Design CORDICNCO, start of the top module:
module CORDICNCO (
    clk_i,
    rst_i,
    val_i,
    phase_inc_i,
    cos_o,
    sin_o,
    val_o
    );
    parameter                   ODAT_W              = 16;
    parameter                   P_INC_W             = 16;
    parameter                   ITER_NUM            = 16;
    parameter                   EN_SIN_N            = 0;
    localparam  [P_INC_W-1:0]   ANGLE_270_DEGREE    = 3<<(P_INC_W-2);
    localparam  [P_INC_W-1:0]   ANGLE_180_DEGREE    = 1<<(P_INC_W-1);
    localparam  [P_INC_W-1:0]   ANGLE_90_DEGREE     = 1<<(P_INC_W-2);
    localparam [15:0] INIT_VALUE = 16'h4CCC;
    input                           clk_i;
    input                           rst_i;
    input                           val_i;
    input           [P_INC_W-1:0]   phase_inc_i;
    output  reg     [ODAT_W-1:0]    cos_o;
    output  reg     [ODAT_W-1:0]    sin_o;
    output  reg                     val_o;
    wire    [P_INC_W-1:0]           precompAngle[ODAT_W-1:0];
  ...
Size: roughly 8700 cells after synthesis, ~810 flip-flops, about 52 I/O pins, roughly 0.060 sq mm of cells after synthesis.
Settings: LEC_CHECK=0, ABC_AREA=1, CAP_MARGIN=20, CELL_PAD_IN_SITES_DETAIL_PLACEMENT=2, CORE_MARGIN=2, CORE_UTILIZATION=40, SLEW_MARGIN=20; clock period 4.0 ns.
run.sh (not shown) runs the stock make flow with config.mk's settings and CLKGATE_MAP_FILE=.
The starting point did not get past global routing, error GRT-0116.
==> next run, changes <==
ABC_AREA = default   (was 1)
CELL_PAD_IN_SITES_DETAIL_PLACEMENT = default   (was 2)
CORE_UTILIZATION = 66   (was 40)
CTS_CLUSTER_SIZE = 58   (was default)
HOLD_SLACK_MARGIN = -0.05   (was default)
SETUP_SLACK_MARGIN = -0.29   (was default)
TNS_END_PERCENT = 5   (was default)
clock period = 3.91 ns   (was 4.0 ns; I/O delays follow)
Now the flow finished clean.
Area after synthesis went down by 5.5%.
Die size went down by 42%.
Synthesized cell count went down by 24%.
==> next run, changes <==
CORE_UTILIZATION = 57   (was 66)
HOLD_SLACK_MARGIN = default   (was -0.05)
TNS_END_PERCENT = default   (was 5)
clock period = 2.81 ns   (was 3.91 ns; I/O delays follow)
=>
- The changed run completed, yet does not pass: setup timing
- critical path depth fell by 1
- combinational power rises by well over a third
- final area increases by about a fifth
- clock-buffer cell count increases by 12
- setup slack degrades by 910 ps
==> next run, changes <==
CORE_UTILIZATION = 40   (was 57)
CTS_CLUSTER_SIZE = default   (was 58)
SETUP_SLACK_MARGIN = default   (was -0.29)
clock period = 3.81 ns   (was 2.81 ns; I/O delays follow)
=>
- This time the run went through all stages and came out clean
- non-clock buffer count came out lower by 1002
- wire length fell by 9.5%
- final cell count goes down by 4.5%
- first-iteration DRC count went down by 10%
- synthesized area does not change
- total power came out lower by 32%
- hold slack gains 100 ps

CORDICNCO again, from the RTL that the note above started with.
## CORDICNCO
module CORDICNCO (
    clk_i,
    rst_i,
    val_i,
    phase_inc_i,
    cos_o,
    sin_o,
    val_o
    );
==> flow/config.mk <==
export PLATFORM = sky130hd
export DESIGN_NAME = CORDICNCO
export DESIGN_NICKNAME = CORDICNCO
export VERILOG_FILES = /design/flow/design.v
export SDC_FILE = /design/flow/constraint.sdc
export NUM_CORES = 4
export LEC_CHECK = 0
export ABC_AREA = 0
export CAP_MARGIN = 0
export CELL_PAD_IN_SITES_DETAIL_PLACEMENT = 1
export CELL_PAD_IN_SITES_GLOBAL_PLACEMENT = 0
export CORE_ASPECT_RATIO = 0.67
export CORE_MARGIN = 4
export CORE_UTILIZATION = 51
export CTS_CLUSTER_DIAMETER = 63
export CTS_CLUSTER_SIZE = 31
export GPL_ROUTABILITY_DRIVEN = 0
export GPL_TIMING_DRIVEN = 1
export HOLD_SLACK_MARGIN = -0.08
export MAX_ROUTING_LAYER = met4
export MIN_ROUTING_LAYER = met2
export PLACE_DENSITY_LB_ADDON = 0.05
export SETUP_SLACK_MARGIN = 0.84
export SLEW_MARGIN = 5
export TNS_END_PERCENT = 25
==> flow/constraint.sdc <==
create_clock -name core_clock -period 6.2 [get_ports {clk_i}]
set_input_delay 1.2400 -clock core_clock [delete_from_list [all_inputs] [get_ports {clk_i}]]
set_output_delay 1.2400 -clock core_clock [all_outputs]
set_load 0.01 [all_outputs]
The baseline finished clean.
Edit:
==> flow/config.mk (replaced) <==
export PLATFORM = sky130hd
export DESIGN_NAME = CORDICNCO
export DESIGN_NICKNAME = CORDICNCO
export VERILOG_FILES = /design/flow/design.v
export SDC_FILE = /design/flow/constraint.sdc
export NUM_CORES = 4
export LEC_CHECK = 0
export CAP_MARGIN = 5
export CORE_MARGIN = 2
export CORE_UTILIZATION = 72
export CTS_CLUSTER_SIZE = 15
export SLEW_MARGIN = 20
==> flow/constraint.sdc (replaced) <==
create_clock -name core_clock -period 3.24 [get_ports {clk_i}]
set_input_delay 0.6480 -clock core_clock [delete_from_list [all_inputs] [get_ports {clk_i}]]
set_output_delay 0.6480 -clock core_clock [all_outputs]
set_load 0.01 [all_outputs]
With this change the flow completed, yet does not pass: negative setup slack.
Clock power went up by 140%.
Power went up by 97%.
Routed wire length went down by 15%.
Design area went up by 7.2%.
Final cell count hardly moves.
Worst setup slack is worse by 1600 ps.
Sequential power went up by 85%.
Non-clock buffer count went up by 371.
Synthesized cell count stays the same.
Edit:
--- a/flow/config.mk
+++ b/flow/config.mk
@@ -8 +8,2 @@
-export CAP_MARGIN = 5
+export ABC_AREA = 1
+export CAP_MARGIN = 15
@@ -11 +12,3 @@
-export CTS_CLUSTER_SIZE = 15
+export CTS_CLUSTER_DIAMETER = 206
+export CTS_CLUSTER_SIZE = 16
+export SETUP_SLACK_MARGIN = 0.88
==> flow/constraint.sdc (replaced) <==
create_clock -name core_clock -period 3.08 [get_ports {clk_i}]
set_input_delay 0.6160 -clock core_clock [delete_from_list [all_inputs] [get_ports {clk_i}]]
set_output_delay 0.6160 -clock core_clock [all_outputs]
set_load 0.01 [all_outputs]
The changed run ended with an error in global routing (5_1_grt) with GRT-0116.
Synthesized area rose by 5.8%.
Die size rose by 5.7%.
Synthesized cell count rose by 31%.
Edit:
--- a/flow/config.mk
+++ b/flow/config.mk
@@ -8,2 +8 @@
-export ABC_AREA = 1
-export CAP_MARGIN = 15
+export CAP_MARGIN = 20
@@ -11,4 +10 @@
-export CORE_UTILIZATION = 72
-export CTS_CLUSTER_DIAMETER = 206
-export CTS_CLUSTER_SIZE = 16
-export SETUP_SLACK_MARGIN = 0.88
+export CORE_UTILIZATION = 67
==> flow/constraint.sdc (replaced) <==
create_clock -name core_clock -period 3.24 [get_ports {clk_i}]
set_input_delay 0.6480 -clock core_clock [delete_from_list [all_inputs] [get_ports {clk_i}]]
set_output_delay 0.6480 -clock core_clock [all_outputs]
set_load 0.01 [all_outputs]
Result:
- With this change the flow reached the layout checks and failed them: negative setup slack
- synthesized area goes down by 5.5%
- synthesized cell count goes down by 24%
- die area goes up by 1.5%

Starting RTL as in the previous note.
==> flow/config.mk <==
export PLATFORM = sky130hd
export DESIGN_NAME = CORDICNCO
export DESIGN_NICKNAME = CORDICNCO
export VERILOG_FILES = /design/flow/design.v
export SDC_FILE = /design/flow/constraint.sdc
export NUM_CORES = 4
export LEC_CHECK = 0
export CAP_MARGIN = 10
export CELL_PAD_IN_SITES_GLOBAL_PLACEMENT = 0
export CORE_ASPECT_RATIO = 1.03
export CORE_MARGIN = 2
export CORE_UTILIZATION = 72
export CTS_CLUSTER_DIAMETER = 267
export CTS_CLUSTER_SIZE = 24
export GPL_ROUTABILITY_DRIVEN = 1
export MAX_ROUTING_LAYER = met4
export PLACE_DENSITY = 0.35
export SETUP_SLACK_MARGIN = 0.07
export SLEW_MARGIN = 0
export TNS_END_PERCENT = 70
==> flow/constraint.sdc <==
create_clock -name core_clock -period 1.24 [get_ports {clk_i}]
set_input_delay 0.2480 -clock core_clock [delete_from_list [all_inputs] [get_ports {clk_i}]]
set_output_delay 0.2480 -clock core_clock [all_outputs]
set_load 0.01 [all_outputs]
The first run failed in detailed placement.
Next try:
==> flow/config.mk (replaced) <==
export PLATFORM = sky130hd
export DESIGN_NAME = CORDICNCO
export DESIGN_NICKNAME = CORDICNCO
export VERILOG_FILES = /design/flow/design.v
export SDC_FILE = /design/flow/constraint.sdc
export NUM_CORES = 4
export LEC_CHECK = 0
export CAP_MARGIN = 20
export CORE_MARGIN = 2
export CORE_UTILIZATION = 34
export SLEW_MARGIN = 20
==> flow/constraint.sdc (replaced) <==
create_clock -name core_clock -period 3.81 [get_ports {clk_i}]
set_input_delay 0.7620 -clock core_clock [delete_from_list [all_inputs] [get_ports {clk_i}]]
set_output_delay 0.7620 -clock core_clock [all_outputs]
set_load 0.01 [all_outputs]
Outcome:
- The new run ran to the end with no violations
- die size goes up by 110%
- area after synthesis is unchanged
- synthesized cell count is unchanged
Next try:
--- a/flow/config.mk
+++ b/flow/config.mk
@@ -9,3 +9,3 @@
 export CORE_MARGIN = 2
-export CORE_UTILIZATION = 34
+export CORE_UTILIZATION = 65
 export SLEW_MARGIN = 20
==> flow/constraint.sdc (replaced) <==
create_clock -name core_clock -period 3.24 [get_ports {clk_i}]
set_input_delay 0.6480 -clock core_clock [delete_from_list [all_inputs] [get_ports {clk_i}]]
set_output_delay 0.6480 -clock core_clock [all_outputs]
set_load 0.01 [all_outputs]
Effect:
- With this change the flow finished but fails on setup timing
- worst setup slack got worse by 0.54 ns
- power rises by 21%
- cell count falls by 8.5%
- die size falls by about 50%
- non-clock buffer count rises by 295
- sequential power rises by about 17%
- via count rises by about 5%
- clock skew falls by 0.017 ns
Next try:
--- a/flow/config.mk
+++ b/flow/config.mk
@@ -9,3 +9,5 @@
 export CORE_MARGIN = 2
-export CORE_UTILIZATION = 65
+export CORE_UTILIZATION = 40
+export CTS_CLUSTER_DIAMETER = 294
+export HOLD_SLACK_MARGIN = 0.18
 export SLEW_MARGIN = 20
==> flow/constraint.sdc (replaced) <==
create_clock -name core_clock -period 4.0 [get_ports {clk_i}]
set_input_delay 0.8000 -clock core_clock [delete_from_list [all_inputs] [get_ports {clk_i}]]
set_output_delay 0.8000 -clock core_clock [all_outputs]
set_load 0.01 [all_outputs]
Outcome: With this change the flow completed without violations. Worst hold slack gains 0.042 ns. Die size went up by well over a third. Cell area came out lower by a few percent. Count of clock-buffer cells in the layout decreases by 10. First-iteration DRC count fell by a quarter to a third. Setup slack improves by 0.67 ns. Clock power fell by a quarter to a third. Wire length fell by a few percent. Fmax fell by a few percent.
Next try:
--- a/flow/config.mk
+++ b/flow/config.mk
@@ -7,7 +7,8 @@
 export LEC_CHECK = 0
-export CAP_MARGIN = 20
+export ABC_AREA = 1
+export CAP_MARGIN = 15
 export CORE_MARGIN = 2
-export CORE_UTILIZATION = 40
-export CTS_CLUSTER_DIAMETER = 294
-export HOLD_SLACK_MARGIN = 0.18
+export CORE_UTILIZATION = 72
+export CTS_CLUSTER_DIAMETER = 206
+export CTS_CLUSTER_SIZE = 16
 export SLEW_MARGIN = 20
==> flow/constraint.sdc (replaced) <==
create_clock -name core_clock -period 3.08 [get_ports {clk_i}]
set_input_delay 0.6160 -clock core_clock [delete_from_list [all_inputs] [get_ports {clk_i}]]
set_output_delay 0.6160 -clock core_clock [all_outputs]
set_load 0.01 [all_outputs]
Result: Routed wire length came out higher by 19%. Power came out higher by 34%. Cell count came out higher by 14%. Register-to-register slack degrades by 0.13 ns. Worst setup slack degrades by 0.13 ns. Utilization came out higher by 33 points. Via count came out higher by 27%. Sequential share of layout area came out lower by 0.66 points. Count of clock-buffer cells in the layout came out lower by 47. First-iteration DRC count came out higher by 110%. Die size came out lower by 41%.
Power is estimated from default activity; no workload was simulated.
